### flow/design.v
`timescale 1ns / 1ps
module ControlUnit (
    input  logic        clk,
    input  logic        reset,
    input  logic [31:0] instrCode,
    output logic        regFileWe,
    output logic [ 3:0] aluControl,
    output logic        aluSrcMuxSel,
    output logic        dataWe,
    output logic [ 2:0] RFWDSrcMuxSel,
    output logic        branch,
    output logic        jal,
    output logic        jalr,
    output logic        PCEn,
    output logic        transfer,
    input  logic        ready
);
    wire [6:0] opcode = instrCode[6:0];
    wire [3:0] operators = {
        instrCode[30], instrCode[14:12]
    };   
    logic [10:0] signals;
    assign {PCEn, regFileWe, aluSrcMuxSel, dataWe, RFWDSrcMuxSel, branch, jal, jalr,transfer} = signals;
    typedef enum {
        FETCH,
        DECODE,
        R_EXE,
        I_EXE,
        B_EXE,
        LU_EXE,
        AU_EXE,
        J_EXE,
        JL_EXE,
        S_EXE,
        S_MEM,
        L_EXE,
        L_MEM,
        L_WB
    } state_e;
    state_e state, state_next;
    always_ff @(posedge clk, posedge reset) begin
        if (reset) state <= FETCH;
        else state <= state_next;
    end
    always_comb begin
        state_next = state;
        case (state)
            FETCH:  state_next = DECODE;
            DECODE: begin
                case (opcode)
                    7'b0110011:  state_next = R_EXE;
                    7'b0100011:  state_next = S_EXE;
                    7'b0000011:  state_next = L_EXE;
                    7'b0010011:  state_next = I_EXE;
                    7'b1100011:  state_next = B_EXE;
                    7'b0110111: state_next = LU_EXE;
                    7'b0010111: state_next = AU_EXE;
                    7'b1101111:  state_next = J_EXE;
                    7'b1100111: state_next = JL_EXE;
                endcase
            end
            R_EXE:  state_next = FETCH;
            S_EXE:  state_next = S_MEM;
            S_MEM:  if (ready) state_next = FETCH;
            L_EXE:  state_next = L_MEM;
            L_MEM:  if (ready) state_next = L_WB;
            L_WB:   state_next = FETCH;
            I_EXE:  state_next = FETCH;
            B_EXE:  state_next = FETCH;
            LU_EXE: state_next = FETCH;
            AU_EXE: state_next = FETCH;
            J_EXE:  state_next = FETCH;
            JL_EXE: state_next = FETCH;
        endcase
    end
    always_comb begin
        signals = 11'b0_0_0_0_000_0_0_0_0;
        aluControl = operators;
        case (state)
            FETCH:  signals = 11'b1_0_0_0_000_0_0_0_0;
            DECODE: signals = 11'b0_0_0_0_000_0_0_0_0;
            R_EXE:  signals = 11'b0_1_0_0_000_0_0_0_0;
            S_EXE: begin
                signals    = 11'b0_0_1_0_000_0_0_0_0;
                aluControl = 4'b0000;
            end
            S_MEM:  signals = 11'b0_0_1_1_000_0_0_0_1;
            L_EXE: begin
                signals = 11'b0_0_1_0_001_0_0_0_0;
                aluControl = 4'b0000;
            end
            L_MEM:  signals = 11'b0_0_1_0_001_0_0_0_1;
            L_WB:   signals = 11'b0_1_1_0_001_0_0_0_0;
            I_EXE: begin
                signals = 11'b0_1_1_0_000_0_0_0_0;
                if (operators == 4'b1101)
                    aluControl = operators;   
                else aluControl = {1'b0, operators[2:0]};   
            end
            B_EXE:  signals = 11'b0_0_0_0_000_1_0_0_0;
            LU_EXE: signals = 11'b0_1_0_0_010_0_0_0_0;
            AU_EXE: signals = 11'b0_1_0_0_011_0_0_0_0;
            J_EXE:  signals = 11'b0_1_0_0_100_0_1_0_0;
            JL_EXE: begin
                signals    = 11'b0_1_0_0_100_0_1_1_0;
                aluControl = 4'b0000;
            end
        endcase
    end
endmodule
`timescale 1ns / 1ps
module DataPath (
    input  logic        clk,
    input  logic        reset,
    input  logic        regFileWe,
    input  logic [ 3:0] aluControl,
    input  logic        aluSrcMuxSel,
    input  logic [ 2:0] RFWDSrcMuxSel,
    input  logic        branch,
    input  logic        jal,
    input  logic        jalr,
    input  logic        PCEn,
    output logic [31:0] instrMemAddr,
    input  logic [31:0] instrCode,
    output logic [31:0] dataAddr,
    output logic [31:0] dataWData,
    input  logic [31:0] dataRData
);
    logic [31:0] aluResult, RFData1, RFData2;
    logic [31:0] PCSrcData, PCOutData, PC_Imm_Adder_SrcMuxOut;
    logic [31:0] immExt, aluSrcMuxOut, RFWDSrcMuxOut;
    logic btaken, PCSrcMuxSel;
    logic [31:0] PC_Imm_AdderResult, PC_4_AdderResult, PCSrcMuxOut;
    logic [31:0] DecReg_RFData1, DecReg_RFData2, DecReg_immExt;
    logic [31:0] ExeReg_aluResult, ExeReg_RFData2, ExeReg_PCSrcMuxOut, MemAccReg_dataRData;
    assign instrMemAddr = PCOutData;
    assign dataAddr     = ExeReg_aluResult;
    assign dataWData    = ExeReg_RFData2;
    assign PCSrcMuxSel  = jal | (btaken & branch);
    RegisterFile U_RegFile (
        .clk(clk),
        .we(regFileWe),
        .RAddr1(instrCode[19:15]),
        .RAddr2(instrCode[24:20]),
        .WAddr(instrCode[11:7]),
        .WData(RFWDSrcMuxOut),
        .RData1(RFData1),
        .RData2(RFData2)
    );
    register U_DecReg_RFRD1 (
        .clk  (clk),
        .reset(reset),
        .d    (RFData1),
        .q    (DecReg_RFData1)
    );
    register U_DecReg_RFRD2 (
        .clk  (clk),
        .reset(reset),
        .d    (RFData2),
        .q    (DecReg_RFData2)
    );
    register U_ExeReg_RFRD2 (
        .clk  (clk),
        .reset(reset),
        .d    (DecReg_RFData2),
        .q    (ExeReg_RFData2)
    );
    mux_2x1 U_ALUSrcMux (
        .sel(aluSrcMuxSel),
        .x0 (DecReg_RFData2),
        .x1 (DecReg_immExt),
        .y  (aluSrcMuxOut)
    );
    register U_MemAccReg_dataRData (
        .clk  (clk),
        .reset(reset),
        .d    (dataRData),
        .q    (MemAccReg_dataRData)
    );
    mux_5x1 U_RFWDSrcMux (
        .sel(RFWDSrcMuxSel),
        .x0 (aluResult),
        .x1 (MemAccReg_dataRData),
        .x2 (DecReg_immExt),
        .x3 (PC_Imm_AdderResult),
        .x4 (PC_4_AdderResult),
        .y  (RFWDSrcMuxOut)
    );
    alu U_ALU (
        .aluControl(aluControl),
        .a(DecReg_RFData1),
        .b(aluSrcMuxOut),
        .btaken(btaken),
        .result(aluResult)
    );
    register U_ExeReg_ALU (
        .clk  (clk),
        .reset(reset),
        .d    (aluResult),
        .q    (ExeReg_aluResult)
    );
    extend U_ImmExtend (
        .instrCode(instrCode),
        .immExt(immExt)
    );
    register U_DecReg_ImmExtend (
        .clk  (clk),
        .reset(reset),
        .d    (immExt),
        .q    (DecReg_immExt)
    );
    mux_2x1 U_PC_Imm_Adder_SrcMux (
        .sel(jalr),
        .x0 (PCOutData),
        .x1 (RFData1),
        .y  (PC_Imm_Adder_SrcMuxOut)
    );
    adder U_PC_Imm_Adder (
        .a(DecReg_immExt),
        .b(PC_Imm_Adder_SrcMuxOut),
        .y(PC_Imm_AdderResult)
    );
    adder U_PC_4_Adder (
        .a(32'd4),
        .b(PCOutData),
        .y(PC_4_AdderResult)
    );
    mux_2x1 U_PCSrcMux (
        .sel(PCSrcMuxSel),
        .x0 (PC_4_AdderResult),
        .x1 (PC_Imm_AdderResult),
        .y  (PCSrcMuxOut)
    );
    register U_ExeReg_PCSrcMux (
        .clk  (clk),
        .reset(reset),
        .d    (PCSrcMuxOut),
        .q    (ExeReg_PCSrcMuxOut)
    );
    registerEn U_PC (
        .clk  (clk),
        .reset(reset),
        .en   (PCEn),
        .d    (ExeReg_PCSrcMuxOut),
        .q    (PCOutData)
    );
endmodule
module alu (
    input  logic [ 3:0] aluControl,
    input  logic [31:0] a,
    input  logic [31:0] b,
    output logic        btaken,
    output logic [31:0] result
);
    always_comb begin
        case (aluControl)
            4'b0000:    result = a + b;
            4'b1000:    result = a - b;
            4'b0001:    result = a << b;
            4'b0101:    result = a >> b;
            4'b1101:    result = $signed(a) >>> b[4:0];
            4'b0010:    result = ($signed(a) < $signed(b)) ? 1 : 0;
            4'b0011:   result = (a < b) ? 1 : 0;
            4'b0100:    result = a ^ b;
            4'b0110:     result = a | b;
            4'b0111:    result = a & b;
            default: result = 32'b0;
        endcase
    end
    always_comb begin : branch_processor
        btaken = 1'b0;
        case (aluControl[2:0])
            3'b000:    btaken = (a == b);
            3'b001:    btaken = (a != b);
            3'b100:    btaken = ($signed(a) < $signed(b));
            3'b101:    btaken = ($signed(a) >= $signed(b));
            3'b110:   btaken = (a < b);
            3'b111:   btaken = (a >= b);
            default: btaken = 1'b0;
        endcase
    end
endmodule
module register (
    input  logic        clk,
    input  logic        reset,
    input  logic [31:0] d,
    output logic [31:0] q
);
    always_ff @(posedge clk, posedge reset) begin
        if (reset) q <= 0;
        else q <= d;
    end
endmodule
module registerEn (
    input  logic        clk,
    input  logic        reset,
    input  logic        en,
    input  logic [31:0] d,
    output logic [31:0] q
);
    always_ff @(posedge clk, posedge reset) begin
        if (reset) q <= 0;
        else begin
            if (en) q <= d;
        end
    end
endmodule
module adder (
    input  logic [31:0] a,
    input  logic [31:0] b,
    output logic [31:0] y
);
    assign y = a + b;
endmodule
module RegisterFile (
    input  logic        clk,
    input  logic        we,
    input  logic [ 4:0] RAddr1,
    input  logic [ 4:0] RAddr2,
    input  logic [ 4:0] WAddr,
    input  logic [31:0] WData,
    output logic [31:0] RData1,
    output logic [31:0] RData2
);
    logic [31:0] RegFile[0:2**5-1];
    always_ff @(posedge clk) begin
        if (we) RegFile[WAddr] <= WData;
    end
    assign RData1 = (RAddr1 != 0) ? RegFile[RAddr1] : 32'b0;
    assign RData2 = (RAddr2 != 0) ? RegFile[RAddr2] : 32'b0;
endmodule
module mux_2x1 (
    input  logic        sel,
    input  logic [31:0] x0,
    input  logic [31:0] x1,
    output logic [31:0] y
);
    always_comb begin
        case (sel)
            1'b0:    y = x0;
            1'b1:    y = x1;
            default: y = 32'b0;
        endcase
    end
endmodule
module mux_5x1 (
    input  logic [ 2:0] sel,
    input  logic [31:0] x0,
    input  logic [31:0] x1,
    input  logic [31:0] x2,
    input  logic [31:0] x3,
    input  logic [31:0] x4,
    output logic [31:0] y
);
    always_comb begin
        y = 32'b0;
        case (sel)
            3'd0: y = x0;
            3'd1: y = x1;
            3'd2: y = x2;
            3'd3: y = x3;
            3'd4: y = x4;
        endcase
    end
endmodule
module extend (
    input  logic [31:0] instrCode,
    output logic [31:0] immExt
);
    wire [6:0] opcode = instrCode[6:0];
    wire [2:0] func3 = instrCode[14:12];
    always_comb begin
        immExt = 32'b0;
        case (opcode)
            7'b0110011: immExt = 32'b0;
            7'b0000011: immExt = {{20{instrCode[31]}}, instrCode[31:20]};
            7'b0100011:
            immExt = {{20{instrCode[31]}}, instrCode[31:25], instrCode[11:7]};
            7'b0010011: begin
                case (func3)
                    3'b001:  immExt = {27'b0, instrCode[24:20]};
                    3'b101:  immExt = {27'b0, instrCode[24:20]};
                    3'b011:  immExt = {20'b0, instrCode[31:20]};
                    default: immExt = {{20{instrCode[31]}}, instrCode[31:20]};
                endcase
            end
            7'b1100011:
            immExt = {
                {20{instrCode[31]}},
                instrCode[7],
                instrCode[30:25],
                instrCode[11:8],
                1'b0
            };
            7'b0110111: immExt = {instrCode[31:12], 12'b0};
            7'b0010111: immExt = {instrCode[31:12], 12'b0};
            7'b1101111:
            immExt = {
                {12{instrCode[31]}},
                instrCode[19:12],
                instrCode[20],
                instrCode[30:21],
                1'b0
            };
            7'b1100111: immExt = {{20{instrCode[31]}}, instrCode[31:20]};
            default: immExt = 32'b0;
        endcase
    end
endmodule
`timescale 1ns / 1ps
module RV32I_Core (
    input  logic        clk,
    input  logic        reset,
    input  logic [31:0] instrCode,
    output logic [31:0] instrMemAddr,
    output logic        dataWe,
    output logic [31:0] dataAddr,
    output logic [31:0] dataWData,
    input  logic [31:0] dataRData,
    output logic        transfer,
    input  logic        ready
);
    logic        regFileWe;
    logic [ 3:0] aluControl;
    logic        aluSrcMuxSel;
    logic [ 2:0] RFWDSrcMuxSel;
    logic        branch;
    logic        jal;
    logic        jalr;
    logic        PCEn;
    ControlUnit U_ControlUnit (.*);
    DataPath U_DataPath (.*);
endmodule
### flow/constraint.sdc
create_clock -name core_clock -period 8.0 [get_ports {clk}]
set_input_delay 1.6000 -clock core_clock [delete_from_list [all_inputs] [get_ports {clk}]]
set_output_delay 1.6000 -clock core_clock [all_outputs]
set_load 0.01 [all_outputs]
### flow/config.mk
export PLATFORM = sky130hd
export DESIGN_NAME = RV32I_Core
export DESIGN_NICKNAME = RV32I_Core
export VERILOG_FILES = /design/flow/design.v
export SDC_FILE = /design/flow/constraint.sdc
export NUM_CORES = 4
export LEC_CHECK = 0
export CAP_MARGIN = 20
export CELL_PAD_IN_SITES_GLOBAL_PLACEMENT = 3
export CORE_MARGIN = 2
export CORE_UTILIZATION = 67
export CTS_CLUSTER_DIAMETER = 80
export CTS_CLUSTER_SIZE = 77
export SLEW_MARGIN = 20
### flow/run.sh
#!/bin/bash
# the make line also repeats each setting of config.mk as NAME=value (left out here)
make -C /OpenROAD-flow-scripts/flow DESIGN_CONFIG=/design/flow/config.mk WORK_HOME=/design/flow/orfs CLKGATE_MAP_FILE= finish
==> results.sh, run 1 <==
# source this file to load flow results
export IMPL_status="stopped before the end"
export IMPL_stop_stage="global placement without I/O"
export IMPL_error_message="[ERROR GPL-0301] Utilization 113.695 % exceeds 100%."
export IMPL_netlist_area_um2=68220
export IMPL_synth_async_reset_ratio_pct=20.87
export IMPL_yosysWarnings=8
export IMPL_syn_nets=4770
export IMPL_synth_compound_area_share_pct=8.683
export IMPL_placeableCoreArea_um2=101400
export IMPL_yosysChipArea_um2=68220
export IMPL_post_synth_top_area_cell="sky130_fd_sc_hd__edfxtp_1"
export IMPL_synth_logic_top_family="multiplexers"
export IMPL_num_rows=117
export IMPL_ys_ff=1294
export IMPL_fp_utilization_pct=67.24
export IMPL_synth_area_mux_share_pct=24.53
export IMPL_postSynthAreaPerCell_um2=14.89
export IMPL_die_size_y_um=323.1
export IMPL_synth_xor_area_share_pct=1.078
export IMPL_die_width_um=323.1
export IMPL_synth_top_cell_by_count="sky130_fd_sc_hd__edfxtp_1"
export IMPL_synth_edff_count=1024
export IMPL_synthAdderAreaFrac_pct=2.260
export IMPL_yosysSeqAreaShare_pct=54.98
export IMPL_synth_top_flop_cell="sky130_fd_sc_hd__edfxtp_1"
export IMPL_die_area_um2=104400
export IMPL_yosys_area_top_type_share_pct=45.08
export IMPL_synthesis_instances=4581
export IMPL_synthSimpleGateAreaFrac_pct=5.957
export IMPL_ranking_of_synthesized_cells_by_instance_count="sky130_fd_sc_hd__edfxtp_1 (1,024), sky130_fd_sc_hd__mux4_2 (646), sky130_fd_sc_hd__nand2_1 (312), sky130_fd_sc_hd__dfrtp_1 (269), sky130_fd_sc_hd__nor2_1 (257)"
export IMPL_yosys_cell_types_count=99
export IMPL_synthTopCellsByArea="sky130_fd_sc_hd__edfxtp_1 (45%), sky130_fd_sc_hd__mux4_2 (21%), sky130_fd_sc_hd__dfrtp_1 (9.9%), sky130_fd_sc_hd__ha_1 (2.2%), sky130_fd_sc_hd__mux2i_1 (1.8%)"
export IMPL_ys_cells=4581
==> run 2, diff against run 1 <==
- CELL_PAD_IN_SITES_GLOBAL_PLACEMENT: 3 -> unset
- CORE_UTILIZATION: 67 -> 66
- CTS_CLUSTER_DIAMETER: 80 -> unset
- CTS_CLUSTER_SIZE: 77 -> 41
- clock period: 8.0 -> 5.25 ns (I/O delays scaled with it)
==> run 2 against run 1 <==
The run fails in global routing; area after synthesis did not move; die size is 1.5% higher; synthesized cell count unchanged.
==> results.sh, run 2 <==
# source this file to load flow results
export IMPL_syn_nets=4770
export IMPL_placeableCoreArea_um2=102200
export IMPL_synth_async_reset_ratio_pct=20.87
export IMPL_die_size_y_um=325.5
export IMPL_ranking_of_synthesized_cells_by_instance_count="sky130_fd_sc_hd__edfxtp_1 (1,024), sky130_fd_sc_hd__mux4_2 (646), sky130_fd_sc_hd__nand2_1 (312), sky130_fd_sc_hd__dfrtp_1 (269), sky130_fd_sc_hd__nor2_1 (257)"
export IMPL_clock_tree_buffer_depth=3
export IMPL_fp_utilization_pct=66.76
export IMPL_die_width_um=325.5
export IMPL_synth_top_cell_by_count="sky130_fd_sc_hd__edfxtp_1"
export IMPL_synthesis_instances=4581
export IMPL_globalplace_congestion=1.114
export IMPL_postSynthAreaPerCell_um2=14.89
export IMPL_synthSimpleGateAreaFrac_pct=5.957
export IMPL_h_tree_depth=4
export IMPL_clkSinkCount=1294
export IMPL_ys_cells=4581
export IMPL_synth_logic_top_family="multiplexers"
export IMPL_grt_ovfl_total=165
export IMPL_synth_edff_count=1024
export IMPL_status="stopped before the end"
export IMPL_synth_xor_area_share_pct=1.078
export IMPL_yosysChipArea_um2=68220
export IMPL_yosysWarnings=8
export IMPL_die_area_um2=105900
export IMPL_netlist_area_um2=68220
export IMPL_top_ports=165
export IMPL_ctsHoldBuffers=0
export IMPL_io_buffer_count=164
export IMPL_ys_ff=1294
export IMPL_post_synth_top_area_cell="sky130_fd_sc_hd__edfxtp_1"
export IMPL_yosysSeqAreaShare_pct=54.98
export IMPL_synth_top_flop_cell="sky130_fd_sc_hd__edfxtp_1"
export IMPL_yosys_area_top_type_share_pct=45.08
export IMPL_stop_stage="global routing"
export IMPL_synthAdderAreaFrac_pct=2.260
export IMPL_num_rows=117
export IMPL_number_of_buffers_added_by_the_clock_tree_synthesis_step=134
export IMPL_clock_root_cell="sky130_fd_sc_hd__clkbuf_16"
export IMPL_synth_compound_area_share_pct=8.683
export IMPL_synth_area_mux_share_pct=24.53
export IMPL_dp_hpwl_um=211200
export IMPL_grt_total_usage_pct=84.81
export IMPL_yosys_cell_types_count=99
export IMPL_error_message="[ERROR GRT-0232] Routing congestion too high. Check the congestion heatmap in the GUI."
export IMPL_synthTopCellsByArea="sky130_fd_sc_hd__edfxtp_1 (45%), sky130_fd_sc_hd__mux4_2 (21%), sky130_fd_sc_hd__dfrtp_1 (9.9%), sky130_fd_sc_hd__ha_1 (2.2%), sky130_fd_sc_hd__mux2i_1 (1.8%)"
export IMPL_dpl_worst_slack_ns=-1.653
==> run 2: repair_timing <==
item / 4_1_cts
pin swaps: 16
gates cloned: 10
resized: 132
setup endpoints to repair: 913
setup buffers: 31
==> run 2: per-stage QoR <==
step / TNS, ns / instance area (um^2) / std cells / utilization (%) / hold WS [ns]
after CTS: -199.42 / 83290 / 6845 / 81.52 / 0.4721
after global placement: -852.90 / 77810 / 6562 / 76.15 / 0.4397
after floorplan: -161.00 / 69120 / 4581 / - / 0.3533
after detailed placement: -923.60 / 77810 / 6562 / 76.15 / 0.4375
==> run 2: layer usage <==
| layer | global-route usage, % | overflow |
|---|---|---|
| met1 | 85.37 | 8 |
| met5 | 57.16 | 0 |
| met4 | 80.89 | 79 |
| met3 | 78.32 | 16 |
| met2 | 93.78 | 62 |
==> run 3, diff against run 2 <==
- ABC_AREA: unset -> 1
- CAP_MARGIN: 20 -> 40
- CELL_PAD_IN_SITES_DETAIL_PLACEMENT: unset -> 1
- CORE_ASPECT_RATIO: unset -> 1.68
- CORE_UTILIZATION: 66 -> 40
- CTS_CLUSTER_DIAMETER: unset -> 196
- CTS_CLUSTER_SIZE: 41 -> unset
- GPL_TIMING_DRIVEN: unset -> 0
- MIN_ROUTING_LAYER: unset -> met1
- SLEW_MARGIN: 20 -> 40
- TNS_END_PERCENT: unset -> 20
- clock period: 5.25 -> 8.0 ns (I/O delays scaled with it)
==> run 3 against run 2 <==
The run again fails in global routing; die size is 70% higher; synthesized cell count is 75% higher; area after synthesis is 3.4% higher.
==> results.sh, run 3 <==
# source this file to load flow results
export IMPL_status="stopped before the end"
export IMPL_stop_stage="global routing"
export IMPL_error_message="[ERROR GRT-0116] Global routing finished with congestion. Check the congestion regions in the DRC Viewer."
export IMPL_synth_edff_count=1024
export IMPL_ys_cells=8029
export IMPL_synth_top_flop_cell="sky130_fd_sc_hd__edfxtp_1"
export IMPL_postSynthAreaPerCell_um2=8.783
export IMPL_number_of_buffers_added_by_the_clock_tree_synthesis_step=143
export IMPL_yosysChipArea_um2=70520
export IMPL_io_buffer_count=160
export IMPL_grt_ovfl_total=1278
export IMPL_clkSinkCount=1294
export IMPL_syn_nets=8218
export IMPL_die_area_um2=179800
export IMPL_placeableCoreArea_um2=175000
export IMPL_netlist_area_um2=70520
export IMPL_ys_ff=1294
export IMPL_dp_cells=10670
export IMPL_die_size_y_um=548.2
export IMPL_dpl_worst_slack_ns=-2.752
export IMPL_yosys_area_top_type_share_pct=43.61
export IMPL_die_width_um=327.9
export IMPL_synthSimpleGateAreaFrac_pct=18.05
export IMPL_globalplace_congestion=1.249
export IMPL_yosys_cell_types_count=61
export IMPL_yosysWarnings=8
export IMPL_fp_utilization_pct=40.29
export IMPL_clock_tree_buffer_depth=4
export IMPL_dp_hpwl_um=414600
export IMPL_synth_top_cell_by_count="sky130_fd_sc_hd__o21ai_0"
export IMPL_synth_compound_area_share_pct=20.24
export IMPL_synth_logic_top_family="AND-OR/OR-AND gates"
export IMPL_clock_root_cell="sky130_fd_sc_hd__clkbuf_16"
export IMPL_ranking_of_synthesized_cells_by_instance_count="sky130_fd_sc_hd__o21ai_0 (1,349), sky130_fd_sc_hd__nor2_1 (1,320), sky130_fd_sc_hd__nand2_1 (1,101), sky130_fd_sc_hd__edfxtp_1 (1,024), sky130_fd_sc_hd__nand3_1 (544)"
export IMPL_synth_async_reset_ratio_pct=20.87
export IMPL_yosysSeqAreaShare_pct=53.19
export IMPL_synth_area_mux_share_pct=0.04436
export IMPL_h_tree_depth=4
export IMPL_synthTopCellsByArea="sky130_fd_sc_hd__edfxtp_1 (44%), sky130_fd_sc_hd__o21ai_0 (9.6%), sky130_fd_sc_hd__dfrtp_1 (9.5%), sky130_fd_sc_hd__nor2_1 (7.0%), sky130_fd_sc_hd__nand2_1 (5.9%)"
export IMPL_num_rows=199
export IMPL_synthAdderAreaFrac_pct=2.186
export IMPL_grt_total_usage_pct=70.56
export IMPL_postPlaceCellArea_um2=79670
export IMPL_top_ports=165
export IMPL_synthesis_instances=8029
export IMPL_synth_xor_area_share_pct=0.6955
export IMPL_ctsHoldBuffers=0
export IMPL_post_synth_top_area_cell="sky130_fd_sc_hd__edfxtp_1"
[run 3: metal layers]
metal	track usage, %	GRT overflow
met1	68.71	23
met2	91.40	743
met3	48.94	35
met4	76.88	470
met5	16.61	7
[run 3: timing repair]
item | in CTS
setup endpoints to repair | 966
buffers inserted | 2
pin swaps | 2
resized | 81
cloned | 0
==> run 4, diff against run 3 <==
- ABC_AREA: 1 -> unset
- CAP_MARGIN: 40 -> 15
- CELL_PAD_IN_SITES_DETAIL_PLACEMENT: 1 -> unset
- CORE_ASPECT_RATIO: 1.68 -> unset
- CORE_UTILIZATION: 40 -> 72
- CTS_CLUSTER_DIAMETER: 196 -> 226
- CTS_CLUSTER_SIZE: unset -> 90
- GPL_TIMING_DRIVEN: 0 -> unset
- MIN_ROUTING_LAYER: met1 -> unset
- SETUP_SLACK_MARGIN: unset -> 0.36
- TNS_END_PERCENT: 20 -> unset
- clock period: 8.0 -> 4.26 ns (I/O delays scaled with it)
==> run 4 against run 3 <==
The flow stops in clock tree synthesis; synthesized cell count decreased by 43%; die size shrank 46%; area after synthesis shrank 3.3%.
==> results.sh, run 4 <==
# source this file to load flow results
export IMPL_synthSimpleGateAreaFrac_pct=5.957
export IMPL_num_rows=112
export IMPL_status="stopped before the end"
export IMPL_io_buffer_count=164
export IMPL_postSynthAreaPerCell_um2=14.89
export IMPL_synthAdderAreaFrac_pct=2.260
export IMPL_yosysChipArea_um2=68220
export IMPL_netlist_area_um2=68220
export IMPL_post_synth_top_area_cell="sky130_fd_sc_hd__edfxtp_1"
export IMPL_dp_hpwl_um=216100
export IMPL_yosysSeqAreaShare_pct=54.98
export IMPL_yosys_area_top_type_share_pct=45.08
export IMPL_syn_nets=4770
export IMPL_synth_xor_area_share_pct=1.078
export IMPL_ys_ff=1294
export IMPL_fp_utilization_pct=72.87
export IMPL_globalplace_congestion=1.168
export IMPL_top_ports=165
export IMPL_dpl_worst_slack_ns=-2.433
export IMPL_synth_logic_top_family="multiplexers"
export IMPL_placeableCoreArea_um2=93610
export IMPL_stop_stage="clock tree synthesis"
export IMPL_synthTopCellsByArea="sky130_fd_sc_hd__edfxtp_1 (45%), sky130_fd_sc_hd__mux4_2 (21%), sky130_fd_sc_hd__dfrtp_1 (9.9%), sky130_fd_sc_hd__ha_1 (2.2%), sky130_fd_sc_hd__mux2i_1 (1.8%)"
export IMPL_error_message="[ERROR DPL-0033] detailed placement checks failed during check placement."
export IMPL_synth_top_cell_by_count="sky130_fd_sc_hd__edfxtp_1"
export IMPL_synth_async_reset_ratio_pct=20.87
export IMPL_die_area_um2=97220
export IMPL_ys_cells=4581
export IMPL_synth_compound_area_share_pct=8.683
export IMPL_synth_top_flop_cell="sky130_fd_sc_hd__edfxtp_1"
export IMPL_synthesis_instances=4581
export IMPL_die_size_y_um=311.8
export IMPL_yosys_cell_types_count=99
export IMPL_synth_edff_count=1024
export IMPL_ranking_of_synthesized_cells_by_instance_count="sky130_fd_sc_hd__edfxtp_1 (1,024), sky130_fd_sc_hd__mux4_2 (646), sky130_fd_sc_hd__nand2_1 (312), sky130_fd_sc_hd__dfrtp_1 (269), sky130_fd_sc_hd__nor2_1 (257)"
export IMPL_die_width_um=311.8
export IMPL_yosysWarnings=8
export IMPL_synth_area_mux_share_pct=24.53
==> run 4: stage by stage <==
stage          setup TNS, ns  utilization (%)  area, um^2  hold WS [ns]  std cells
2_1_floorplan       -1022.38                -       68860        0.3533       4581
3_3_place_gp        -1472.71            85.56       80090        0.3644       6781
3_5_place_dp        -1838.74            85.61       80140        0.4324       6783
==> run 5, diff against run 4 <==
- CAP_MARGIN: 15 -> 20
- CORE_UTILIZATION: 72 -> 59
- CTS_CLUSTER_DIAMETER: 226 -> unset
- CTS_CLUSTER_SIZE: 90 -> unset
- SETUP_SLACK_MARGIN: 0.36 -> unset
- SLEW_MARGIN: 40 -> 20
- clock period: 4.26 -> 4.23 ns (I/O delays scaled with it)
==> run 5 against run 4 <==
The layout now fails its checks (negative setup slack); area after synthesis stayed put; die size grew 22%; synthesized cell count unchanged.
==> results.sh, run 5 <==
# yosys + openroad results
export IMPL_status="failed layout checks"
export IMPL_layout_failed_checks="negative setup slack"
export IMPL_synth_top_cell_by_count="sky130_fd_sc_hd__edfxtp_1"
export IMPL_netlist_area_um2=68220
export IMPL_rr_endpoint="U_DataPath.U_RegFile.RegFile[31][24]$_DFFE_PP_"
export IMPL_max_cap_violations=0
export IMPL_crit_chain="buf_16 -> buf_12 -> clkbuf_16 -> mux4_2 -> mux4_2 -> mux2i_2 -> buf_4 -> nor2_1 -> mux2_4 -> ha_4 -> or4_4 -> or3_4 -> a21oi_4 -> o31ai_4 -> a21oi_2 -> buf_4 -> o21bai_1 -> a21oi_1 -> xor2_1 -> o21ai_4 -> a21o_4"
export IMPL_h_tree_depth=4
export IMPL_dominant_power_group="registers"
export IMPL_power_internal_mw=25.19
export IMPL_min_to="U_DataPath.U_PC.q[1]$_DFFE_PP0P_"
export IMPL_drtPass1Iterations=13
export IMPL_cts_reportedPaths_clkPinSlew_ns=0.07
export IMPL_cpPeakStageDelay_ns=0.54
export IMPL_power_clock_fraction_pct=35.2
export IMPL_finalMaxSlewViolations=0
export IMPL_tightestPinTransition_ns=1.148
export IMPL_timing_critical_path_arrival_ns=6.22
export IMPL_pg_comb_mw=9.34
export IMPL_layoutNonFillerInstCount=7522
export IMPL_number_of_antenna_violations_at_the_first_check_in_global_routing=32
export IMPL_total_routed_wirelength_um=338500
export IMPL_power_clock_mw=13.0
export IMPL_dr_wl_cell_um=45.00
export IMPL_synth_xor_area_share_pct=1.078
export IMPL_num_rows=124
export IMPL_drt_iter0_drcs=12010
export IMPL_worst_setup_path_startpoint="instrCode[15]"
export IMPL_power_switching_mw=11.66
export IMPL_timing_max_slew_rel_slack_pct=23.46
export IMPL_finalInstanceArea_um2=89700
export IMPL_setup_ws_ns=-1.449
export IMPL_finalClockPeriodUsage_pct=134.2
export IMPL_synth_logic_top_family="multiplexers"
export IMPL_clock_root_cell="sky130_fd_sc_hd__clkbuf_16"
export IMPL_number_of_buffers_added_by_the_clock_tree_synthesis_step=132
export IMPL_power_sequential_fraction_pct=39.4
export IMPL_yosysSeqAreaShare_pct=54.98
export IMPL_timing_critical_path_to="U_DataPath.U_RegFile.RegFile[31][24]$_DFFE_PP_"
export IMPL_hold_path_cell_count=2
export IMPL_timing_final_hold_violations=0
export IMPL_drcViolationCount=0
export IMPL_critical_path_startpoint_type="input pin"
export IMPL_synth_area_mux_share_pct=24.53
export IMPL_worst_path_dominant_cell_family="multiplexers"
export IMPL_die_width_um=344.0
export IMPL_wire_length_of_the_first_global_routing_pass_um=445800
export IMPL_cts_tree="done"
export IMPL_drt_vias_per_instance=7.985
export IMPL_top_ports=165
export IMPL_irDropWorstVdd_mv=0.5622
export IMPL_synthSimpleGateAreaFrac_pct=5.957
export IMPL_critical_path_slowest_cell="sky130_fd_sc_hd__mux4_2"
export IMPL_synthAdderAreaFrac_pct=2.260
export IMPL_via_count=60060
export IMPL_placeableCoreArea_um2=114500
export IMPL_final_setup_tns_ns=-1085.52
export IMPL_hp_start="U_DataPath.U_ExeReg_PCSrcMux.q[1]$_DFF_PP0_"
export IMPL_grt_ovfl_total=0
export IMPL_die_size_y_um=344.0
export IMPL_synth_top_flop_cell="sky130_fd_sc_hd__edfxtp_1"
export IMPL_ys_cells=4581
export IMPL_finalClockSkew_ns=0.06029
export IMPL_power_frac_comb_pct=25.4
export IMPL_power_per_cell_area_nw_per_um2=410.8
export IMPL_synthesis_instances=4581
export IMPL_finalNetCount=6073
export IMPL_die_area_um2=118400
export IMPL_grt_total_usage_pct=54.76
export IMPL_synth_async_reset_ratio_pct=20.87
export IMPL_postPlaceCellArea_um2=80710
export IMPL_cp_required_ns=4.77
export IMPL_openroad_warnings=87
export IMPL_cp_depth=21
export IMPL_io_buffer_count=164
export IMPL_regToRegSetupSlack_ns=-1.41
export IMPL_yosysChipArea_um2=68220
export IMPL_layout_area_overhead_vs_synth_pct=31.50
export IMPL_globalplace_congestion=1.080
export IMPL_dp_cells=7082
export IMPL_worstPathBufferInverterCount=5
export IMPL_syn_nets=4770
export IMPL_dp_hpwl_um=190100
export IMPL_reg2reg_depth=18
export IMPL_clock_fmax_mhz=176.1
export IMPL_post_synth_top_area_cell="sky130_fd_sc_hd__edfxtp_1"
export IMPL_critical_path_endpoint_type="flop"
export IMPL_yosys_cell_types_count=99
export IMPL_clock_tree_buffer_depth=3
export IMPL_yosysWarnings=8
export IMPL_antenna_violating_nets_post_route=0
export IMPL_grt_pass1_vias=57960
export IMPL_number_of_fill_cells=6167
export IMPL_yosys_area_top_type_share_pct=45.08
export IMPL_power_leakage_nw=33.88
export IMPL_synthTopCellsByArea="sky130_fd_sc_hd__edfxtp_1 (45%), sky130_fd_sc_hd__mux4_2 (21%), sky130_fd_sc_hd__dfrtp_1 (9.9%), sky130_fd_sc_hd__ha_1 (2.2%), sky130_fd_sc_hd__mux2i_1 (1.8%)"
export IMPL_setup_repair_after_global_routing_missed_its_margin="yes"
export IMPL_grt_max_degree=97
export IMPL_report_final_setup_viol=1089
export IMPL_ys_ff=1294
export IMPL_worst_path_max_fanout=8
export IMPL_ranking_of_synthesized_cells_by_instance_count="sky130_fd_sc_hd__edfxtp_1 (1,024), sky130_fd_sc_hd__mux4_2 (646), sky130_fd_sc_hd__nand2_1 (312), sky130_fd_sc_hd__dfrtp_1 (269), sky130_fd_sc_hd__nor2_1 (257)"
export IMPL_timing_setup_critical_path_class="input pin to flop"
export IMPL_synth_edff_count=1024
export IMPL_fp_utilization_pct=59.58
export IMPL_synth_compound_area_share_pct=8.683
export IMPL_clkSinkCount=1294
export IMPL_r2r_start="U_DataPath.U_RegFile.RegFile[26][5]$_DFFE_PP_"
export IMPL_clock_latency_late_pin_ns=0.84
export IMPL_ctsHoldBuffers=0
export IMPL_p_seq_mw=14.5
export IMPL_hold_path_class="flop to flop"
export IMPL_postSynthAreaPerCell_um2=14.89
export IMPL_total_power_mw=36.85
export IMPL_swShare_pct=31.65
export IMPL_fin_crit_ns=5.679
-- run 5: layout make-up --
class                           instances  area, um^2  area share (%)
Antenna cell                           23       57.56         0.06416
Clock buffer                          153        3435           3.829
Clock inverter                         84       923.4           1.029
Inverter                              118       454.2          0.5063
Multi-Input combinational cell       2865       31800           35.45
Sequential cell                      1294       37510           41.81
Tap cell                             1512        1892           2.109
Timing Repair Buffer                 1473       13630           15.20
-- run 5: layer usage --
metal  vias up  part of all wire (%)  global-route usage [%]
met3      2710                    18                   23.69
met1     28420                    29                   63.65
met4        39                    12                   46.96
met2      7708                    41                   78.15
li1      21180                     -                       -
met5         -                  0.33                  0.5208
-- run 5: repair_timing --
item / in CTS / in global routing
setup endpoints to repair: 1088 / 1088
cloned: 37 / 13
gates resized: 346 / 174
setup buffers: 98 / 48
pin swaps: 82 / 94
-- run 5: metrics by stage --
step / util [%] / setup WS [ns] / hold slack, ns
6_report: 78.34 / -1.449 / 0.4643
5_1_grt: 78.31 / -1.370 / 0.4750
4_1_cts: 77.14 / -1.045 / 0.4440
3_5_place_dp: 70.49 / -2.368 / 0.4337
3_3_place_gp: 70.49 / -2.309 / 0.4241
2_1_floorplan: - / -1.477 / 0.3533
==> run 6, diff against run 5 <==
- ABC_AREA: unset -> 1
- CAP_MARGIN: 20 -> 35
- CELL_PAD_IN_SITES_DETAIL_PLACEMENT: unset -> 1
- CELL_PAD_IN_SITES_GLOBAL_PLACEMENT: unset -> 2
- CORE_ASPECT_RATIO: unset -> 0.57
- CORE_MARGIN: 2 -> 3
- CORE_UTILIZATION: 59 -> 68
- CTS_CLUSTER_DIAMETER: unset -> 263
- CTS_CLUSTER_SIZE: unset -> 57
- GPL_ROUTABILITY_DRIVEN: unset -> 1
- GPL_TIMING_DRIVEN: unset -> 0
- MAX_ROUTING_LAYER: unset -> met5
- MIN_ROUTING_LAYER: unset -> met2
- PLACE_DENSITY_LB_ADDON: unset -> 0.2
- SETUP_SLACK_MARGIN: unset -> -0.86
- SLEW_MARGIN: 20 -> 10
- TNS_END_PERCENT: unset -> 80
- clock period: 4.23 -> 10.3 ns (I/O delays scaled with it)
==> run 6 against run 5 <==
The flow now stops in global placement without I/O; die size decreased by 9.0%; area after synthesis increased by 3.4%; synthesized cell count increased by 75%.
==> results.sh, run 6 <==
# source this file to load flow results
export IMPL_syn_nets=8218
export IMPL_synthSimpleGateAreaFrac_pct=18.05
export IMPL_synth_compound_area_share_pct=20.24
export IMPL_synth_async_reset_ratio_pct=20.87
export IMPL_yosysChipArea_um2=70520
export IMPL_yosysWarnings=8
export IMPL_ys_cells=8029
export IMPL_yosys_area_top_type_share_pct=43.61
export IMPL_synth_logic_top_family="AND-OR/OR-AND gates"
export IMPL_synth_edff_count=1024
export IMPL_die_area_um2=107800
export IMPL_ranking_of_synthesized_cells_by_instance_count="sky130_fd_sc_hd__o21ai_0 (1,349), sky130_fd_sc_hd__nor2_1 (1,320), sky130_fd_sc_hd__nand2_1 (1,101), sky130_fd_sc_hd__edfxtp_1 (1,024), sky130_fd_sc_hd__nand3_1 (544)"
export IMPL_synth_xor_area_share_pct=0.6955
export IMPL_fp_utilization_pct=69.16
export IMPL_yosysSeqAreaShare_pct=53.19
export IMPL_synthTopCellsByArea="sky130_fd_sc_hd__edfxtp_1 (44%), sky130_fd_sc_hd__o21ai_0 (9.6%), sky130_fd_sc_hd__dfrtp_1 (9.5%), sky130_fd_sc_hd__nor2_1 (7.0%), sky130_fd_sc_hd__nand2_1 (5.9%)"
export IMPL_postSynthAreaPerCell_um2=8.783
export IMPL_synthAdderAreaFrac_pct=2.186
export IMPL_ys_ff=1294
export IMPL_placeableCoreArea_um2=102000
export IMPL_netlist_area_um2=70520
export IMPL_num_rows=88
export IMPL_stop_stage="global placement without I/O"
export IMPL_yosys_cell_types_count=61
export IMPL_synth_top_flop_cell="sky130_fd_sc_hd__edfxtp_1"
export IMPL_status="stopped before the end"
export IMPL_die_size_y_um=249.1
export IMPL_die_width_um=432.5
export IMPL_post_synth_top_area_cell="sky130_fd_sc_hd__edfxtp_1"
export IMPL_synth_top_cell_by_count="sky130_fd_sc_hd__o21ai_0"
export IMPL_synthesis_instances=8029
export IMPL_synth_area_mux_share_pct=0.04436
export IMPL_error_message="[ERROR FLW-0024] Place density exceeds 1.0 (current PLACE_DENSITY_LB_ADDON =  0.2). Please check if the value of  PLACE_DENSITY_LB_ADDON is between 0 and 0.99."
==> run 7, diff against run 6 <==
- ABC_AREA: 1 -> unset
- CAP_MARGIN: 35 -> 25
- CELL_PAD_IN_SITES_DETAIL_PLACEMENT: 1 -> unset
- CELL_PAD_IN_SITES_GLOBAL_PLACEMENT: 2 -> unset
- CORE_ASPECT_RATIO: 0.57 -> 0.56
- CORE_MARGIN: 3 -> 2
- CORE_UTILIZATION: 68 -> 48
- CTS_CLUSTER_DIAMETER: 263 -> unset
- CTS_CLUSTER_SIZE: 57 -> unset
- GPL_ROUTABILITY_DRIVEN: 1 -> unset
- GPL_TIMING_DRIVEN: 0 -> unset
- MIN_ROUTING_LAYER: met2 -> unset
- PLACE_DENSITY_LB_ADDON: 0.2 -> 0.24
- SETUP_SLACK_MARGIN: -0.86 -> 0.32
- SLEW_MARGIN: 10 -> 20
- TNS_END_PERCENT: 80 -> unset
- clock period: 10.3 -> 5.12 ns (I/O delays scaled with it)
==> run 7 against run 6 <==
The layout now fails its checks (negative setup slack); die size is 35% higher; synthesized cell count decreased by 43%; area after synthesis down 3.3%.
==> results.sh, run 7 <==
# yosys + openroad results
export IMPL_clock_fmax_mhz=178.6
export IMPL_r2r_start="U_ControlUnit.state[3]$_DFF_PP0_"
export IMPL_swShare_pct=30.56
export IMPL_rr_endpoint="U_DataPath.U_RegFile.RegFile[19][31]$_DFFE_PP_"
export IMPL_drt_vias_per_instance=7.008
export IMPL_status="failed layout checks"
export IMPL_tightestPinTransition_ns=1.399
export IMPL_setup_ws_ns=-0.4778
export IMPL_worst_setup_path_startpoint="instrCode[15]"
export IMPL_power_sequential_fraction_pct=42.3
export IMPL_clock_tree_buffer_depth=3
export IMPL_ys_ff=1294
export IMPL_power_per_cell_area_nw_per_um2=328.8
export IMPL_p_seq_mw=12.0
export IMPL_post_synth_top_area_cell="sky130_fd_sc_hd__edfxtp_1"
export IMPL_die_size_y_um=286.1
export IMPL_met2_wirelength_um=114400
export IMPL_cts_reportedPaths_clkPinSlew_ns=0.07
export IMPL_yosysWarnings=8
export IMPL_clkSinkCount=1294
export IMPL_total_power_mw=28.47
export IMPL_grt_pass1_vias=49450
export IMPL_synth_logic_top_family="multiplexers"
export IMPL_max_cap_violations=0
export IMPL_worstPathBufferInverterCount=3
export IMPL_wl_met3_um=57210
export IMPL_antenna_violating_nets_post_route=0
export IMPL_openroad_warnings=88
export IMPL_finalClockSkew_ns=0.07022
export IMPL_finalClockPeriodUsage_pct=109.3
export IMPL_postSynthAreaPerCell_um2=14.89
export IMPL_synth_top_flop_cell="sky130_fd_sc_hd__edfxtp_1"
export IMPL_worst_path_dominant_cell_family="simple AND/OR/NAND/NOR gates"
export IMPL_number_of_antenna_violations_at_the_first_check_in_global_routing=19
export IMPL_critical_path_slowest_cell="sky130_fd_sc_hd__mux4_2"
export IMPL_power_internal_mw=19.77
export IMPL_yosys_cell_types_count=99
export IMPL_number_of_buffers_added_by_the_clock_tree_synthesis_step=116
export IMPL_crit_chain="buf_16 -> buf_16 -> mux4_2 -> mux4_2 -> mux2i_1 -> buf_4 -> nor2_1 -> mux2_4 -> ha_4 -> nand4_1 -> nor3_4 -> nand4_1 -> nand3_4 -> a31oi_4 -> o31a_1 -> o21a_4 -> o2111ai_4 -> nor3_4 -> or3_4"
export IMPL_synth_area_mux_share_pct=24.53
export IMPL_synthTopCellsByArea="sky130_fd_sc_hd__edfxtp_1 (45%), sky130_fd_sc_hd__mux4_2 (21%), sky130_fd_sc_hd__dfrtp_1 (9.9%), sky130_fd_sc_hd__ha_1 (2.2%), sky130_fd_sc_hd__mux2i_1 (1.8%)"
export IMPL_fin_hold_ws_ns=0.4108
export IMPL_timing_max_slew_rel_slack_pct=6.742
export IMPL_synth_edff_count=1024
export IMPL_finalMaxSlewViolations=0
export IMPL_power_switching_mw=8.703
export IMPL_syn_nets=4770
export IMPL_clock_root_cell="sky130_fd_sc_hd__clkbuf_16"
export IMPL_grt_total_usage_pct=41.40
export IMPL_drt_iter0_drcs=9802
export IMPL_hold_path_cell_count=0
export IMPL_drcViolationCount=0
export IMPL_power_clock_mw=9.33
export IMPL_netlist_area_um2=68220
export IMPL_min_to="U_DataPath.U_ExeReg_RFRD2.q[5]$_DFF_PP0_"
export IMPL_total_routed_wirelength_um=304500
export IMPL_yosysSeqAreaShare_pct=54.98
export IMPL_timing_setup_critical_path_class="input pin to flop"
export IMPL_synth_compound_area_share_pct=8.683
export IMPL_finalInstanceArea_um2=86610
export IMPL_cts_tree="done"
export IMPL_fin_crit_ns=5.598
export IMPL_via_count=53310
export IMPL_die_width_um=507.8
export IMPL_fp_utilization_pct=48.38
export IMPL_synthSimpleGateAreaFrac_pct=5.957
export IMPL_layout_failed_checks="negative setup slack"
export IMPL_die_area_um2=145300
export IMPL_dr_wl_cell_um=40.03
export IMPL_setup_repair_after_global_routing_missed_its_margin="yes"
export IMPL_irDropWorstVdd_mv=0.3834
export IMPL_reg2reg_depth=30
export IMPL_power_frac_comb_pct=24.9
export IMPL_yosysChipArea_um2=68220
export IMPL_grt_max_degree=114
export IMPL_postPlaceCellArea_um2=79880
export IMPL_placeableCoreArea_um2=141000
export IMPL_io_buffer_count=164
export IMPL_layout_area_overhead_vs_synth_pct=26.97
export IMPL_dpl_worst_slack_ns=-1.739
export IMPL_wire_length_of_the_first_global_routing_pass_um=411300
export IMPL_worst_path_max_fanout=8
export IMPL_h_tree_depth=3
export IMPL_num_rows=103
export IMPL_power_leakage_nw=32.09
export IMPL_critical_path_startpoint_type="input pin"
export IMPL_timing_critical_path_to="U_DataPath.U_RegFile.RegFile[19][31]$_DFFE_PP_"
export IMPL_finish_utilization_pct=61.43
export IMPL_dp_cells=7259
export IMPL_dp_hpwl_um=212100
export IMPL_ys_cells=4581
export IMPL_report_final_setup_viol=802
export IMPL_synth_async_reset_ratio_pct=20.87
export IMPL_route_layer_met1_wl_um=123700
export IMPL_dominant_power_group="registers"
export IMPL_yosys_area_top_type_share_pct=45.08
export IMPL_top_ports=165
export IMPL_synthesis_instances=4581
export IMPL_globalplace_congestion=1.153
export IMPL_critical_path_endpoint_type="flop"
export IMPL_cpPeakStageDelay_ns=0.52
export IMPL_clock_latency_late_pin_ns=0.79
export IMPL_finalNetCount=5791
export IMPL_cp_depth=19
export IMPL_hp_start="U_DataPath.U_DecReg_RFRD2.q[5]$_DFF_PP0_"
export IMPL_pg_comb_mw=7.09
export IMPL_layoutNonFillerInstCount=7607
export IMPL_synthAdderAreaFrac_pct=2.260
export IMPL_timing_final_hold_violations=0
export IMPL_ranking_of_synthesized_cells_by_instance_count="sky130_fd_sc_hd__edfxtp_1 (1,024), sky130_fd_sc_hd__mux4_2 (646), sky130_fd_sc_hd__nand2_1 (312), sky130_fd_sc_hd__dfrtp_1 (269), sky130_fd_sc_hd__nor2_1 (257)"
export IMPL_synth_top_cell_by_count="sky130_fd_sc_hd__edfxtp_1"
export IMPL_final_setup_tns_ns=-205.79
export IMPL_synth_xor_area_share_pct=1.078
export IMPL_cp_required_ns=5.58
export IMPL_highest_signal_layer="met5"
export IMPL_regToRegSetupSlack_ns=-0.45
export IMPL_power_clock_fraction_pct=32.8
export IMPL_hold_path_class="flop to flop"
export IMPL_grt_ovfl_total=0
export IMPL_timing_critical_path_arrival_ns=6.06
export IMPL_drtPass1Iterations=8
## run 7: per-layer routing
| metal | vias up | global-route usage, % |
|---|---|---|
| li1 | 20600 | - |
| met1 | 27590 | 62.47 |
| met2 | 4613 | 51.07 |
| met3 | 490 | 22.68 |
| met4 | 16 | 9.515 |
| met5 | - | 1.647 |
## run 7: final cells by class
| cell class | instances | area (um^2) |
|---|---|---|
| fill | 10600 | 54380 |
| sequential | 1294 | 37510 |
| multi-input combinational | 2859 | 31170 |
| timing repair buffer | 1213 | 11100 |
| clock buffer | 138 | 3042 |
| tap | 1890 | 2365 |
| clock inverter | 80 | 939.7 |
| inverter | 118 | 446.7 |
| antenna | 15 | 37.54 |
## run 7: timing repair
item / in CTS / in global routing
gates cloned: 23 / 7
resized: 247 / 48
pin swaps: 66 / 33
buffers inserted: 68 / 14
hold buffers: 0 / 0
setup endpoints to repair: 981 / 1033
==> run 8, diff against run 7 <==
- CAP_MARGIN: 25 -> 20
- CELL_PAD_IN_SITES_GLOBAL_PLACEMENT: unset -> 3
- CORE_ASPECT_RATIO: 0.56 -> unset
- CORE_UTILIZATION: 48 -> 71
- CTS_CLUSTER_DIAMETER: unset -> 80
- CTS_CLUSTER_SIZE: unset -> 77
- MAX_ROUTING_LAYER: met5 -> unset
- MIN_ROUTING_LAYER: unset -> met2
- PLACE_DENSITY_LB_ADDON: 0.24 -> unset
- SETUP_SLACK_MARGIN: 0.32 -> 1.8
- clock period: 5.12 -> 8.0 ns (I/O delays scaled with it)
==> run 8 against run 7 <==
The flow now stops in global placement without I/O; synthesized cell count did not move; die size fell by 32%; area after synthesis did not move.
==> results.sh, run 8 <==
# source this file to load flow results
export IMPL_postSynthAreaPerCell_um2=14.89
export IMPL_fp_utilization_pct=71.69
export IMPL_syn_nets=4770
export IMPL_ys_ff=1294
export IMPL_netlist_area_um2=68220
export IMPL_yosysSeqAreaShare_pct=54.98
export IMPL_synthAdderAreaFrac_pct=2.260
export IMPL_synth_compound_area_share_pct=8.683
export IMPL_synth_top_flop_cell="sky130_fd_sc_hd__edfxtp_1"
export IMPL_synth_async_reset_ratio_pct=20.87
export IMPL_ranking_of_synthesized_cells_by_instance_count="sky130_fd_sc_hd__edfxtp_1 (1,024), sky130_fd_sc_hd__mux4_2 (646), sky130_fd_sc_hd__nand2_1 (312), sky130_fd_sc_hd__dfrtp_1 (269), sky130_fd_sc_hd__nor2_1 (257)"
export IMPL_synthesis_instances=4581
export IMPL_die_size_y_um=314.0
export IMPL_synth_area_mux_share_pct=24.53
export IMPL_yosysWarnings=8
export IMPL_stop_stage="global placement without I/O"
export IMPL_synthTopCellsByArea="sky130_fd_sc_hd__edfxtp_1 (45%), sky130_fd_sc_hd__mux4_2 (21%), sky130_fd_sc_hd__dfrtp_1 (9.9%), sky130_fd_sc_hd__ha_1 (2.2%), sky130_fd_sc_hd__mux2i_1 (1.8%)"
export IMPL_die_area_um2=98570
export IMPL_status="stopped before the end"
export IMPL_synthSimpleGateAreaFrac_pct=5.957
export IMPL_num_rows=113
export IMPL_synth_top_cell_by_count="sky130_fd_sc_hd__edfxtp_1"
export IMPL_die_width_um=314.0
export IMPL_yosysChipArea_um2=68220
export IMPL_yosys_area_top_type_share_pct=45.08
export IMPL_post_synth_top_area_cell="sky130_fd_sc_hd__edfxtp_1"
export IMPL_synth_logic_top_family="multiplexers"
export IMPL_ys_cells=4581
export IMPL_synth_edff_count=1024
export IMPL_placeableCoreArea_um2=95150
export IMPL_synth_xor_area_share_pct=1.078
export IMPL_yosys_cell_types_count=99
export IMPL_error_message="[ERROR GPL-0301] Utilization 121.975 % exceeds 100%."
==> run 9, diff against run 8 <==
- CAP_MARGIN: 20 -> 15
- CELL_PAD_IN_SITES_GLOBAL_PLACEMENT: 3 -> unset
- CORE_UTILIZATION: 71 -> 72
- CTS_CLUSTER_DIAMETER: 80 -> 226
- CTS_CLUSTER_SIZE: 77 -> 33
- HOLD_SLACK_MARGIN: unset -> 0.29
- MIN_ROUTING_LAYER: met2 -> unset
- SETUP_SLACK_MARGIN: 1.8 -> -0.41
- SLEW_MARGIN: 20 -> 40
- TNS_END_PERCENT: unset -> 5
- clock period: 8.0 -> 4.26 ns (I/O delays scaled with it)
==> run 9 against run 8 <==
The run fails in clock tree synthesis; synthesized cell count unchanged; area after synthesis unchanged; die size decreased by 1.4%.
==> results.sh, run 9 <==
# source this file to load flow results
export IMPL_synth_edff_count=1024
export IMPL_synth_top_flop_cell="sky130_fd_sc_hd__edfxtp_1"
export IMPL_synthAdderAreaFrac_pct=2.260
export IMPL_synth_compound_area_share_pct=8.683
export IMPL_die_size_y_um=311.8
export IMPL_ranking_of_synthesized_cells_by_instance_count="sky130_fd_sc_hd__edfxtp_1 (1,024), sky130_fd_sc_hd__mux4_2 (646), sky130_fd_sc_hd__nand2_1 (312), sky130_fd_sc_hd__dfrtp_1 (269), sky130_fd_sc_hd__nor2_1 (257)"
export IMPL_status="stopped before the end"
export IMPL_dpl_worst_slack_ns=-2.727
export IMPL_synth_async_reset_ratio_pct=20.87
export IMPL_synth_logic_top_family="multiplexers"
export IMPL_error_message="[ERROR DPL-0033] detailed placement checks failed during check placement."
export IMPL_ys_cells=4581
export IMPL_dp_hpwl_um=207800
export IMPL_syn_nets=4770
export IMPL_synthesis_instances=4581
export IMPL_stop_stage="clock tree synthesis"
export IMPL_placeableCoreArea_um2=93610
export IMPL_die_area_um2=97220
export IMPL_yosysWarnings=8
export IMPL_synth_top_cell_by_count="sky130_fd_sc_hd__edfxtp_1"
export IMPL_synthSimpleGateAreaFrac_pct=5.957
export IMPL_postSynthAreaPerCell_um2=14.89
export IMPL_ys_ff=1294
export IMPL_io_buffer_count=164
export IMPL_synthTopCellsByArea="sky130_fd_sc_hd__edfxtp_1 (45%), sky130_fd_sc_hd__mux4_2 (21%), sky130_fd_sc_hd__dfrtp_1 (9.9%), sky130_fd_sc_hd__ha_1 (2.2%), sky130_fd_sc_hd__mux2i_1 (1.8%)"
export IMPL_top_ports=165
export IMPL_dp_cells=6737
export IMPL_num_rows=112
export IMPL_yosys_cell_types_count=99
export IMPL_synth_area_mux_share_pct=24.53
export IMPL_globalplace_congestion=1.152
export IMPL_postPlaceCellArea_um2=79710
export IMPL_yosysSeqAreaShare_pct=54.98
export IMPL_yosysChipArea_um2=68220
export IMPL_fp_utilization_pct=72.87
export IMPL_post_synth_top_area_cell="sky130_fd_sc_hd__edfxtp_1"
export IMPL_yosys_area_top_type_share_pct=45.08
export IMPL_die_width_um=311.8
export IMPL_synth_xor_area_share_pct=1.078
export IMPL_netlist_area_um2=68220
==> run 10, diff against run 9 <==
- CAP_MARGIN: 15 -> 20
- CORE_UTILIZATION: 72 -> 70
- CTS_CLUSTER_DIAMETER: 226 -> unset
- CTS_CLUSTER_SIZE: 33 -> unset
- HOLD_SLACK_MARGIN: 0.29 -> unset
- SETUP_SLACK_MARGIN: -0.41 -> -0.31
- SLEW_MARGIN: 40 -> 20
- TNS_END_PERCENT: 5 -> unset
- clock period: 4.26 -> 5.27 ns (I/O delays scaled with it)
==> run 10 against run 9 <==
The run fails in global routing; area after synthesis is the same; synthesized cell count is the same; die size grew 2.8%.
==> results.sh, run 10 <==
# source this file to load flow results
export IMPL_synthesis_instances=4581
export IMPL_synth_edff_count=1024
export IMPL_synthSimpleGateAreaFrac_pct=5.957
export IMPL_grt_total_usage_pct=92.30
export IMPL_synth_top_cell_by_count="sky130_fd_sc_hd__edfxtp_1"
export IMPL_clkSinkCount=1294
export IMPL_synth_logic_top_family="multiplexers"
export IMPL_grt_ovfl_total=1468
export IMPL_post_synth_top_area_cell="sky130_fd_sc_hd__edfxtp_1"
export IMPL_synth_async_reset_ratio_pct=20.87
export IMPL_fp_utilization_pct=70.64
export IMPL_status="stopped before the end"
export IMPL_yosys_cell_types_count=99
export IMPL_dp_cells=6446
export IMPL_num_rows=114
export IMPL_dp_hpwl_um=199600
export IMPL_postSynthAreaPerCell_um2=14.89
export IMPL_die_width_um=316.2
export IMPL_synth_compound_area_share_pct=8.683
export IMPL_h_tree_depth=4
export IMPL_synth_xor_area_share_pct=1.078
export IMPL_clock_root_cell="sky130_fd_sc_hd__clkbuf_16"
export IMPL_netlist_area_um2=68220
export IMPL_ys_ff=1294
export IMPL_number_of_buffers_added_by_the_clock_tree_synthesis_step=133
export IMPL_die_size_y_um=316.2
export IMPL_synthTopCellsByArea="sky130_fd_sc_hd__edfxtp_1 (45%), sky130_fd_sc_hd__mux4_2 (21%), sky130_fd_sc_hd__dfrtp_1 (9.9%), sky130_fd_sc_hd__ha_1 (2.2%), sky130_fd_sc_hd__mux2i_1 (1.8%)"
export IMPL_synth_area_mux_share_pct=24.53
export IMPL_yosysChipArea_um2=68220
export IMPL_syn_nets=4770
export IMPL_synthAdderAreaFrac_pct=2.260
export IMPL_error_message="[ERROR GRT-0116] Global routing finished with congestion. Check the congestion regions in the DRC Viewer."
export IMPL_ys_cells=4581
export IMPL_globalplace_congestion=1.122
export IMPL_yosysSeqAreaShare_pct=54.98
export IMPL_placeableCoreArea_um2=96570
export IMPL_clock_tree_buffer_depth=3
export IMPL_dpl_worst_slack_ns=-1.527
export IMPL_ranking_of_synthesized_cells_by_instance_count="sky130_fd_sc_hd__edfxtp_1 (1,024), sky130_fd_sc_hd__mux4_2 (646), sky130_fd_sc_hd__nand2_1 (312), sky130_fd_sc_hd__dfrtp_1 (269), sky130_fd_sc_hd__nor2_1 (257)"
export IMPL_die_area_um2=99970
export IMPL_top_ports=165
export IMPL_yosysWarnings=8
export IMPL_io_buffer_count=164
export IMPL_stop_stage="global routing"
export IMPL_yosys_area_top_type_share_pct=45.08
export IMPL_synth_top_flop_cell="sky130_fd_sc_hd__edfxtp_1"
## run 10: metal layers
layer / track usage, % / overflow
met5: 71.59 / 38
met2: 98.53 / 521
met3: 88.25 / 267
met4: 90.83 / 378
met1: 92.01 / 264
## run 10: timing repair
item,CTS
gates resized,158
endpoints found under the setup margin,864
hold buffers,0
pin swaps,37
setup buffers,53
gates cloned,16
## run 10: metrics by stage
stage          power, mW  area (um^2)
3_5_place_dp       17.45        77300
4_1_cts            27.83        83210
2_1_floorplan      14.72        68990
3_3_place_gp       17.21        77300
==> run 11, diff against run 10 <==
- CORE_UTILIZATION: 70 -> 57
- SETUP_SLACK_MARGIN: -0.31 -> unset
- clock period: 5.27 -> 5.11 ns (I/O delays scaled with it)
==> run 11 against run 10 <==
Now fails the layout checks on negative setup slack; die size up 23%; area after synthesis unchanged; synthesized cell count unchanged.
==> results.sh, run 11 <==
# yosys + openroad results
export IMPL_synth_edff_count=1024
export IMPL_total_power_mw=30.23
export IMPL_dr_wl_cell_um=47.46
export IMPL_critical_path_most_common_cell="sky130_fd_sc_hd__buf_6"
export IMPL_pg_comb_mw=7.40
export IMPL_hold_path_cell_count=1
export IMPL_p_seq_mw=12.1
export IMPL_cts_reportedPaths_clkPinSlew_ns=0.07
export IMPL_yosysChipArea_um2=68220
export IMPL_synth_logic_top_family="multiplexers"
export IMPL_reg2reg_depth=20
export IMPL_power_clock_fraction_pct=35.3
export IMPL_finalNetCount=5835
export IMPL_via_count=59940
export IMPL_synth_compound_area_share_pct=8.683
export IMPL_synth_async_reset_ratio_pct=20.87
export IMPL_timing_critical_path_to="U_DataPath.U_RegFile.RegFile[14][27]$_DFFE_PP_"
export IMPL_yosysSeqAreaShare_pct=54.98
export IMPL_synth_xor_area_share_pct=1.078
export IMPL_final_setup_tns_ns=-318.88
export IMPL_number_of_antenna_violations_at_the_first_check_in_global_routing=30
export IMPL_number_of_buffers_added_by_the_clock_tree_synthesis_step=133
export IMPL_irDropWorstVdd_mv=0.5204
export IMPL_cpPeakStageDelay_ns=0.63
export IMPL_synth_top_flop_cell="sky130_fd_sc_hd__edfxtp_1"
export IMPL_postPlaceCellArea_um2=79510
export IMPL_timing_critical_path_arrival_ns=6.50
export IMPL_finalClockSkew_ns=0.07876
export IMPL_yosysWarnings=8
export IMPL_dominant_power_group="registers"
export IMPL_timing_setup_critical_path_class="input pin to flop"
export IMPL_total_routed_wirelength_um=350000
export IMPL_setup_repair_after_global_routing_missed_its_margin="yes"
export IMPL_power_sequential_fraction_pct=40.2
export IMPL_netlist_area_um2=68220
export IMPL_finalMaxSlewViolations=0
export IMPL_hold_path_class="flop to flop"
export IMPL_synthSimpleGateAreaFrac_pct=5.957
export IMPL_h_tree_depth=4
export IMPL_ranking_of_synthesized_cells_by_instance_count="sky130_fd_sc_hd__edfxtp_1 (1,024), sky130_fd_sc_hd__mux4_2 (646), sky130_fd_sc_hd__nand2_1 (312), sky130_fd_sc_hd__dfrtp_1 (269), sky130_fd_sc_hd__nor2_1 (257)"
export IMPL_placeableCoreArea_um2=118400
export IMPL_top_ports=165
export IMPL_r2r_start="U_DataPath.U_RegFile.RegFile[14][4]$_DFFE_PP_"
export IMPL_regToRegSetupSlack_ns=-0.50
export IMPL_swShare_pct=32.62
export IMPL_drtPass1Iterations=12
export IMPL_hp_start="U_DataPath.U_ExeReg_PCSrcMux.q[18]$_DFF_PP0_"
export IMPL_antenna_violating_nets_post_route=0
export IMPL_critical_path_slowest_cell="sky130_fd_sc_hd__mux4_2"
export IMPL_power_frac_comb_pct=24.5
export IMPL_ys_cells=4581
export IMPL_synth_area_mux_share_pct=24.53
export IMPL_timing_max_slew_rel_slack_pct=15.91
export IMPL_power_clock_mw=10.7
export IMPL_power_switching_mw=9.860
export IMPL_synth_top_cell_by_count="sky130_fd_sc_hd__edfxtp_1"
export IMPL_critical_path_endpoint_type="flop"
export IMPL_dpl_worst_slack_ns=-1.872
export IMPL_dp_hpwl_um=203000
export IMPL_rr_endpoint="U_DataPath.U_RegFile.RegFile[0][30]$_DFFE_PP_"
export IMPL_fp_utilization_pct=57.62
export IMPL_clock_latency_late_pin_ns=0.85
export IMPL_grt_ovfl_total=0
export IMPL_fin_crit_ns=5.876
export IMPL_clock_root_cell="sky130_fd_sc_hd__clkbuf_16"
export IMPL_worst_path_dominant_cell_family="AND-OR/OR-AND gates"
export IMPL_grt_max_degree=108
export IMPL_setup_ws_ns=-0.7665
export IMPL_die_area_um2=122500
export IMPL_cp_required_ns=5.73
export IMPL_grt_pass1_vias=56770
export IMPL_cp_depth=26
export IMPL_worst_setup_path_startpoint="instrCode[15]"
export IMPL_die_size_y_um=349.9
export IMPL_drt_iter0_drcs=12720
export IMPL_finalClockPeriodUsage_pct=115.0
export IMPL_clock_fmax_mhz=170.2
export IMPL_layout_failed_checks="negative setup slack"
export IMPL_max_cap_violations=0
export IMPL_tightestPinTransition_ns=1.258
export IMPL_status="failed layout checks"
export IMPL_timing_final_hold_violations=0
export IMPL_wire_length_of_the_first_global_routing_pass_um=453100
export IMPL_grt_total_usage_pct=54.25
export IMPL_finalInstanceArea_um2=87410
export IMPL_syn_nets=4770
export IMPL_clock_tree_buffer_depth=3
export IMPL_die_width_um=349.9
export IMPL_drt_vias_per_instance=8.127
export IMPL_globalplace_congestion=1.101
export IMPL_drcViolationCount=0
export IMPL_power_internal_mw=20.37
export IMPL_power_per_cell_area_nw_per_um2=345.8
export IMPL_num_rows=126
export IMPL_yosys_cell_types_count=99
export IMPL_openroad_warnings=95
export IMPL_synthAdderAreaFrac_pct=2.260
export IMPL_min_to="U_DataPath.U_PC.q[18]$_DFFE_PP0P_"
export IMPL_power_leakage_nw=32.53
export IMPL_worst_path_max_fanout=8
export IMPL_report_final_setup_viol=802
export IMPL_critical_path_startpoint_type="input pin"
export IMPL_clkSinkCount=1294
export IMPL_layout_area_overhead_vs_synth_pct=28.13
export IMPL_cts_tree="done"
export IMPL_io_buffer_count=164
export IMPL_synthesis_instances=4581
export IMPL_ctsHoldBuffers=0
export IMPL_postSynthAreaPerCell_um2=14.89
export IMPL_post_synth_top_area_cell="sky130_fd_sc_hd__edfxtp_1"
export IMPL_yosys_area_top_type_share_pct=45.08
export IMPL_synthTopCellsByArea="sky130_fd_sc_hd__edfxtp_1 (45%), sky130_fd_sc_hd__mux4_2 (21%), sky130_fd_sc_hd__dfrtp_1 (9.9%), sky130_fd_sc_hd__ha_1 (2.2%), sky130_fd_sc_hd__mux2i_1 (1.8%)"
export IMPL_ys_ff=1294
export IMPL_worstPathBufferInverterCount=10
==> run 11: final cells by class <==
| type | count | area (um^2) |
|---|---|---|
| clock buffer | 166 | 3566 |
| tap | 1600 | 2002 |
| clock inverter | 74 | 757.0 |
| sequential | 1294 | 37510 |
| antenna | 24 | 60.06 |
| inverter | 118 | 446.7 |
| multi-input combinational | 2872 | 31540 |
| fill | 6701 | 30990 |
| timing repair buffer | 1227 | 11530 |
==> run 11: metrics by stage <==
| step | hold slack (ns) | instances | utilization (%) |
|---|---|---|---|
| global placement | 0.4305 | 6929 | 67.15 |
| global route | 0.4822 | 7356 | 73.79 |
| finish | 0.4567 | 7375 | 73.83 |
| detailed placement | 0.4389 | 6930 | 67.16 |
| floorplan | 0.3533 | 4581 | - |
| CTS | 0.4526 | 7288 | 72.64 |
==> run 11: repair_timing <==
item / in CTS / in global routing
setup buffers: 100 / 56
pin swaps: 43 / 58
resized: 210 / 156
setup endpoints to repair: 884 / 938
cloned: 21 / 19
==> run 11: routing by layer <==
layer | GRT usage (%) | wire length (um) | vias to the layer above
li1 | - | - | 20730
met1 | 64.08 | 101200 | 28570
met2 | 78.17 | 143400 | 7837
met3 | 21.80 | 62720 | 2760
met4 | 44.81 | 42130 | 32
met5 | 1.099 | 600 | -
Power is estimated from default activity; no workload was simulated.
